==> flow/design.v (excerpt) <==
module usb_top_level(
    input logic clk,
    input logic n_rst,
    input logic hsel,
    input logic [3:0] haddr,
    input logic [1:0] htrans,
    input logic  [1:0] hsize,
    input logic hwrite,
    input logic [31:0] hwdata,
    output logic [31:0] hrdata,
    output logic hresp,
    output logic hready,
    output logic d_mode,
    input logic d_plus_in,
    input logic d_minus_in,
    output logic d_plus_out,
    output logic d_minus_out,
    output logic [6:0] buffer_occupancy,
    output logic get_rx_data,
    output logic [3:0] tx_packet,
    output logic tx_transfer_active
);
Size in the first run: roughly 4,700 cells after synthesis, about 810 flip-flops, about 96 I/O pins.
==> flow/config.mk <==
export PLATFORM = sky130hd
export DESIGN_NAME = usb_top_level
export DESIGN_NICKNAME = usb_top_level
export VERILOG_FILES = /design/flow/design.v
export SDC_FILE = /design/flow/constraint.sdc
export NUM_CORES = 4
export LEC_CHECK = 0
export ABC_AREA = 0
export CAP_MARGIN = 40
export CORE_ASPECT_RATIO = 1.22
export CORE_MARGIN = 2
export CORE_UTILIZATION = 60
export CTS_CLUSTER_SIZE = 72
export GPL_ROUTABILITY_DRIVEN = 1
export GPL_TIMING_DRIVEN = 1
export SETUP_SLACK_MARGIN = 0.2
export SLEW_MARGIN = 30
==> flow/constraint.sdc <==
create_clock -name core_clock -period 4.9 [get_ports {clk}]
set_input_delay 0.9800 -clock core_clock [delete_from_list [all_inputs] [get_ports {clk}]]
set_output_delay 0.9800 -clock core_clock [all_outputs]
set_load 0.01 [all_outputs]
run.sh (not shown) runs the stock make flow with config.mk's settings and CLKGATE_MAP_FILE=.
==> next run, changes <==
==> flow/config.mk (replaced) <==
export PLATFORM = sky130hd
export DESIGN_NAME = usb_top_level
export DESIGN_NICKNAME = usb_top_level
export VERILOG_FILES = /design/flow/design.v
export SDC_FILE = /design/flow/constraint.sdc
export NUM_CORES = 4
export LEC_CHECK = 0
export CAP_MARGIN = 20
export CORE_MARGIN = 2
export CORE_UTILIZATION = 44
export SLEW_MARGIN = 20
==> flow/constraint.sdc (replaced) <==
create_clock -name core_clock -period 12.0 [get_ports {clk}]
set_input_delay 2.4000 -clock core_clock [delete_from_list [all_inputs] [get_ports {clk}]]
set_output_delay 2.4000 -clock core_clock [all_outputs]
set_load 0.01 [all_outputs]
Worst hold slack gains 0.079 ns.
Cell area came out lower slightly.
Sequential power shrinks by well over a third.
Total power decreases by well over a third.

usb_top_level again, from the RTL that the note above started with.
clock: 3.72 ns
lec_check: 0
abc_area: 1
cap_margin: 20
core_margin: 2
core_utilization: 63
cts_cluster_size: 99
setup_slack_margin: 0.49
slew_margin: 20
The starting point produced a layout that fails on negative setup slack.
Edit:
ABC_AREA = unset   (was 1)
CORE_UTILIZATION = 45   (was 63)
CTS_CLUSTER_SIZE = unset   (was 99)
SETUP_SLACK_MARGIN = unset   (was 0.49)
clock period = 6.66 ns   (was 3.72 ns; I/O delays follow)
With this change the flow passed the timing, DRC and antenna checks.
Worst hold slack gets better by 0.26 ns.
Core utilization drops by 22 points.
Synthesized cell count goes down by 16%.
Edit:
CORE_UTILIZATION = 57   (was 45)
clock period = 4.52 ns   (was 6.66 ns; I/O delays follow)
Sequential share of layout area fell by 0.82 points; final area grows by 1.9%; synthesized cell count is unchanged; hold slack got worse by 0.11 ns; global-route usage came out higher by 10 points; first-iteration DRC count increases by 3.8%; die area came out lower by 21%; total power rises by 49%.

== job 9006 ==
Starting RTL as in the previous note.
==> flow/config.mk <==
export PLATFORM = sky130hd
export DESIGN_NAME = usb_top_level
export DESIGN_NICKNAME = usb_top_level
export VERILOG_FILES = /design/flow/design.v
export SDC_FILE = /design/flow/constraint.sdc
export NUM_CORES = 4
export LEC_CHECK = 0
export ABC_AREA = 1
export CAP_MARGIN = 35
export CORE_ASPECT_RATIO = 0.52
export CORE_MARGIN = 2
export CORE_UTILIZATION = 40
export CTS_CLUSTER_SIZE = 70
export GPL_TIMING_DRIVEN = 1
export HOLD_SLACK_MARGIN = 0.04
export MAX_ROUTING_LAYER = met4
export PLACE_DENSITY_LB_ADDON = 0.29
export SLEW_MARGIN = 40
export TNS_END_PERCENT = 10
==> flow/constraint.sdc <==
create_clock -name core_clock -period 3.92 [get_ports {clk}]
set_input_delay 0.7840 -clock core_clock [delete_from_list [all_inputs] [get_ports {clk}]]
set_output_delay 0.7840 -clock core_clock [all_outputs]
set_load 0.01 [all_outputs]
| job 9006 | all stages done | FAIL | negative setup slack |
The inputs of job 4135 differ from those of job 9006 as listed below.
Settings: TNS_END_PERCENT changed from 10 to 35; GPL_ROUTABILITY_DRIVEN newly set to 0; CTS_CLUSTER_SIZE changed from 70 to 68; SETUP_SLACK_MARGIN newly set to 0.19; CAP_MARGIN changed from 35 to 0.
Notes after the runs:
Job 4135 was carried through to the last stage, and its layout satisfied the timing, DRC and antenna checks.
Summary of job 4135 over job 9006: utilization -0.78 points; share of the clock period used by the worst path after layout now smaller; register fraction of the total cell area +0.70 points; cell area went down by 820 µm²; total routing resource utilization after global routing down 2.6 points.
Data arrival time of the critical path in job 4135 is 0.28 ns below job 9006.
Changes in job 6978 relative to job 4135:
Settings: a deleted CTS_CLUSTER_SIZE that had been 68; a change of SETUP_SLACK_MARGIN from 0.19 to 0.96; a change of SLEW_MARGIN from 40 to 20; a deleted PLACE_DENSITY_LB_ADDON that had been 0.29; a deleted GPL_ROUTABILITY_DRIVEN that had been 0; a deleted TNS_END_PERCENT that had been 35; a deleted CORE_ASPECT_RATIO that had been 0.52; a deleted HOLD_SLACK_MARGIN that had been 0.04; a change of CAP_MARGIN from 0 to 20; a change of CORE_UTILIZATION from 40 to 66; a deleted ABC_AREA that had been 1; a deleted GPL_TIMING_DRIVEN that had been 1; a change of the clock period (ns, I/O delays scaled along) from 3.92 to 3.7.
--- outcome ---
- Async set-or-reset flop fraction in the synthesized netlist came out exactly the same in job 6978 and job 4135.
- For job 6978, the flow was terminated by a tool error in global routing (5_1_grt) and produced no final design.
- Changes observed in job 6978 relative to job 4135: die width saw a decrease; synthesis area per yosys dropped 4.1%; synthesized area decreased by 0.0017 mm² relative to the old numbers; chip area decreased by 42% relative to the old numbers.
- Number of clock buffers inserted by TritonCTS was higher in the run labelled job 6978.
- Between job 6978 and job 4135, the difference in area fraction in full adders, half adders and majority gates is negligible.
- Diff job 4135 -> job 6978 | synthesized cell count | decrease of 890
Setup changes, job 6978 to job 8045
Settings: CAP_MARGIN: 20 -> 0; SETUP_SLACK_MARGIN: 0.96 -> 0.1; MAX_ROUTING_LAYER: met4 -> unset; HOLD_SLACK_MARGIN: unset -> 0.29.
--- outcome ---
- | job 8045 | all stages done | FAIL | negative setup slack |
- Job 8045 against job 6978: count of placed standard cells including taps grew by 24; number of buffers added for setup after CTS shrank by 117; number of hold buffers added after CTS grew by 1; global placer's final weighted congestion shrank by about 1%.
- Compared with job 6978, in job 8045 share of synthesized area occupied by flip-flops and latches comparable; level count of the clock H-tree comparable.
- Job 6978 and job 8045 ended up with roughly the same total placed instance area.
- Relative to job 6978, the post-place setup slack of job 8045 is higher by 0.054 ns.
- From job 6978 to job 8045, CTS sink count did not move at all.
- Higher number of instances resized during post-cts repair was reported by job 6978, not job 8045.
### job 8045 -> job 3239
Settings: an added CTS_CLUSTER_DIAMETER of 289; an added GPL_TIMING_DRIVEN of 1; an added ABC_AREA of 0; an added CORE_ASPECT_RATIO of 1.06; a deleted HOLD_SLACK_MARGIN that had been 0.29; an added PLACE_DENSITY_LB_ADDON of 0.28; a change of CORE_UTILIZATION from 66 to 72; an added GPL_ROUTABILITY_DRIVEN of 1; an added CTS_CLUSTER_SIZE of 23; a change of SLEW_MARGIN from 20 to 30; a change of SETUP_SLACK_MARGIN from 0.1 to 1.09.
Notes after the runs:
- Job 3239: it failed with a tool error in global routing (5_1_grt), so there are no final results.
- Going from job 8045 to job 3239, half-perimeter wire length of the detailed placement result now smaller, setup slack after placement has increased, die size now smaller.
- From job 3239 to job 8045, adder-cell area share of the yosys netlist did not move at all.
Here is what was changed in the inputs of job 6456 compared with job 3239.
Settings: CORE_ASPECT_RATIO: 1.06 -> 1.22; CTS_CLUSTER_DIAMETER: 289 -> 345; CAP_MARGIN: 0 -> 15; SETUP_SLACK_MARGIN: 1.09 -> 0.51; PLACE_DENSITY_LB_ADDON: 0.28 -> unset; CORE_UTILIZATION: 72 -> 70; CTS_CLUSTER_SIZE: 23 -> 20; the clock period (ns, I/O delays scaled along): 3.7 -> 3.83.
--- outcome ---
Although it ran to completion, job 6456 produced a layout that fails the final checks because of negative setup slack.
Job 6456 and job 3239 ended up with nearly the same number of library cell types mapped by synthesis.
Higher core area goes to job 6456 over job 3239.
Going from job 3239 to job 6456, starting density of the core dropped 2.1 points, instance area after placement barely changed.
Power figures rest on the tool's default switching activity, not on a simulated workload.
